==> 12-02: inputs <==
==> flow/design.v <==
`timescale 1ns / 1ps
module magnitude_wrapper(
	input aclk,
	input aresetn,
	input s_i_data_valid,
	output reg s_o_data_ready,
	input [31:0] s_i_data,
	output reg m_o_data_valid,
	input m_i_data_ready,
	output reg [31:0] m_o_data
    );
	reg [31:0] o_data_temp;
	reg [15:0] data_real;
	reg [15:0] data_imag;
	reg start_calc;
	reg ack_calc;
	wire [15:0] in_real = s_i_data[15:0];
	wire [15:0] in_imag = s_i_data[31:16];
	always @ (posedge aclk)
		begin
			if (aresetn == 0) begin
				s_o_data_ready <= 1'b0;
				start_calc <= 1'b0;
			end
			if (ack_calc == 1'b1) begin
				start_calc <= 0;
			end
			if ( (s_i_data_valid == 1'b1) && (ack_calc == 0)) begin
				if (in_real[15] == 1'b1)
					data_real <= ~in_real + 16'd1;
				else
					data_real <= in_real;
				if (in_imag[15] == 1'b1)
					data_imag <= ~in_imag + 16'd1;
				else
					data_imag <= in_imag;
				s_o_data_ready <= 1;
				start_calc <= 1'b1;
			end
		end
	always @ (posedge aclk)
		begin
			if (aresetn == 0) begin
				ack_calc <= 0;
			end
			if (start_calc == 1'b1) begin
				ack_calc <= 1;
				o_data_temp <= data_real*data_real + data_imag*data_imag;
			end
			else begin
				ack_calc <= 0;
			end
		end
	always @ (posedge aclk)
		begin
			if (aresetn == 0) begin
				m_o_data_valid <= 1'b0;
			end
			if (m_i_data_ready == 1'b1) begin
				if (ack_calc == 0) begin
					m_o_data_valid <= 1'b0;
				end
				else begin
					m_o_data_valid <= 1'b1;
					m_o_data <= o_data_temp;
				end
			end
		end
endmodule
==> flow/run.sh <==
#!/bin/bash
# the make line also repeats each setting of config.mk as NAME=value (left out here)
make -C /OpenROAD-flow-scripts/flow DESIGN_CONFIG=/design/flow/config.mk WORK_HOME=/design/flow/orfs CLKGATE_MAP_FILE= finish
==> flow/config.mk <==
export PLATFORM = sky130hd
export DESIGN_NAME = magnitude_wrapper
export DESIGN_NICKNAME = magnitude_wrapper
export VERILOG_FILES = /design/flow/design.v
export SDC_FILE = /design/flow/constraint.sdc
export NUM_CORES = 4
export LEC_CHECK = 0
export ABC_AREA = 0
export CAP_MARGIN = 30
export CORE_MARGIN = 2
export CORE_UTILIZATION = 72
export CTS_CLUSTER_DIAMETER = 217
export CTS_CLUSTER_SIZE = 76
export PLACE_DENSITY_LB_ADDON = 0.01
export SETUP_SLACK_MARGIN = 1.89
export SLEW_MARGIN = 20
==> flow/constraint.sdc <==
create_clock -name core_clock -period 6.55 [get_ports {aclk}]
set_input_delay 1.3100 -clock core_clock [delete_from_list [all_inputs] [get_ports {aclk}]]
set_output_delay 1.3100 -clock core_clock [all_outputs]
set_load 0.01 [all_outputs]
==> inputs of 12-25, as changes to 12-02 <==
==> flow/config.mk (replaced) <==
export PLATFORM = sky130hd
export DESIGN_NAME = magnitude_wrapper
export DESIGN_NICKNAME = magnitude_wrapper
export VERILOG_FILES = /design/flow/design.v
export SDC_FILE = /design/flow/constraint.sdc
export NUM_CORES = 4
export LEC_CHECK = 0
export CAP_MARGIN = 30
export CORE_ASPECT_RATIO = 0.91
export CORE_MARGIN = 2
export CORE_UTILIZATION = 72
export CTS_CLUSTER_SIZE = 22
export PLACE_DENSITY_LB_ADDON = 0.04
export SETUP_SLACK_MARGIN = -0.36
export SLEW_MARGIN = 20
==> flow/constraint.sdc (replaced) <==
create_clock -name core_clock -period 14.1 [get_ports {aclk}]
set_input_delay 2.8200 -clock core_clock [delete_from_list [all_inputs] [get_ports {aclk}]]
set_output_delay 2.8200 -clock core_clock [all_outputs]
set_load 0.01 [all_outputs]
==> results_slide.txt <==
Physical Implementation Snapshot

Final timing
  – Final setup fails: 22
  – Final worst slack: -1.53 ns

Final layout
  – Comb/total area: 61.9%

Setup path
  – Worst path bufs/invs: 9

Run status
  – SO Viols: setup timing
  – Status: failed layout checks
That was 12-02.
==> results_slide.txt <==
Physical Implementation Snapshot

Run status
  – Status: complete, no violations

Final timing
  – Final worst slack: 5.95 ns
  – Hold Slack: 0.416 ns

Synth
  – Unique cell types: 59

Die
  – Chip width: 172 um

Setup path
  – Worst r2r src: data_real[4]
  – Worst path bufs/invs: 4
  – Critical Path Stages: 21

Final layout
  – Fin util: 77.4%
  – Comb/total area: 67.9%

Global routing
  – Largest net degree at the start of global routing: 35

Detailed routing
  – Routed Wire Length: 37.8 mm
That was 12-25.

* * *

==> run F <==
// magnitude_wrapper: RTL as listed in full above, without the edits since
Settings: LEC_CHECK=0, CAP_MARGIN=20, CORE_ASPECT_RATIO=1.32, CORE_MARGIN=9, CORE_UTILIZATION=17, CTS_CLUSTER_DIAMETER=45, CTS_CLUSTER_SIZE=35, GPL_ROUTABILITY_DRIVEN=0, GPL_TIMING_DRIVEN=1, MAX_ROUTING_LAYER=met4, MIN_ROUTING_LAYER=met2, SLEW_MARGIN=20, TNS_END_PERCENT=70; clock period 11.2 ns.
run.sh (not shown) runs the stock make flow with config.mk's settings and CLKGATE_MAP_FILE=.
==> run Y (differences from run F) <==
Settings changed: CORE_UTILIZATION 17 to 40, CTS_CLUSTER_DIAMETER 45 to 97, CTS_CLUSTER_SIZE 35 to default, GPL_ROUTABILITY_DRIVEN 0 to default, GPL_TIMING_DRIVEN 1 to 0, MAX_ROUTING_LAYER met4 to default, TNS_END_PERCENT 70 to default.
==> flow/constraint.sdc (replaced) <==
create_clock -name core_clock -period 10.0 [get_ports {aclk}]
set_input_delay 2.0000 -clock core_clock [delete_from_list [all_inputs] [get_ports {aclk}]]
set_output_delay 2.0000 -clock core_clock [all_outputs]
set_load 0.01 [all_outputs]
==> notes <==
In synthesized area, run F and run Y do not differ.
In run Y the sequential share of layout area is higher than in run F, by 0.59 points.
Clock skew: run F is higher than run Y (13 ps).
Worst hold slack: run Y is higher than run F (48 ps).
Between run Y and run F, the lower design area is in run Y (gap 4.0%, measured against run F).
Core utilization: run Y is higher than run F (25 points).
Against run Y, the non-clock buffer count of run F is lower by 46.
Critical path depth is the same in run F and run Y.
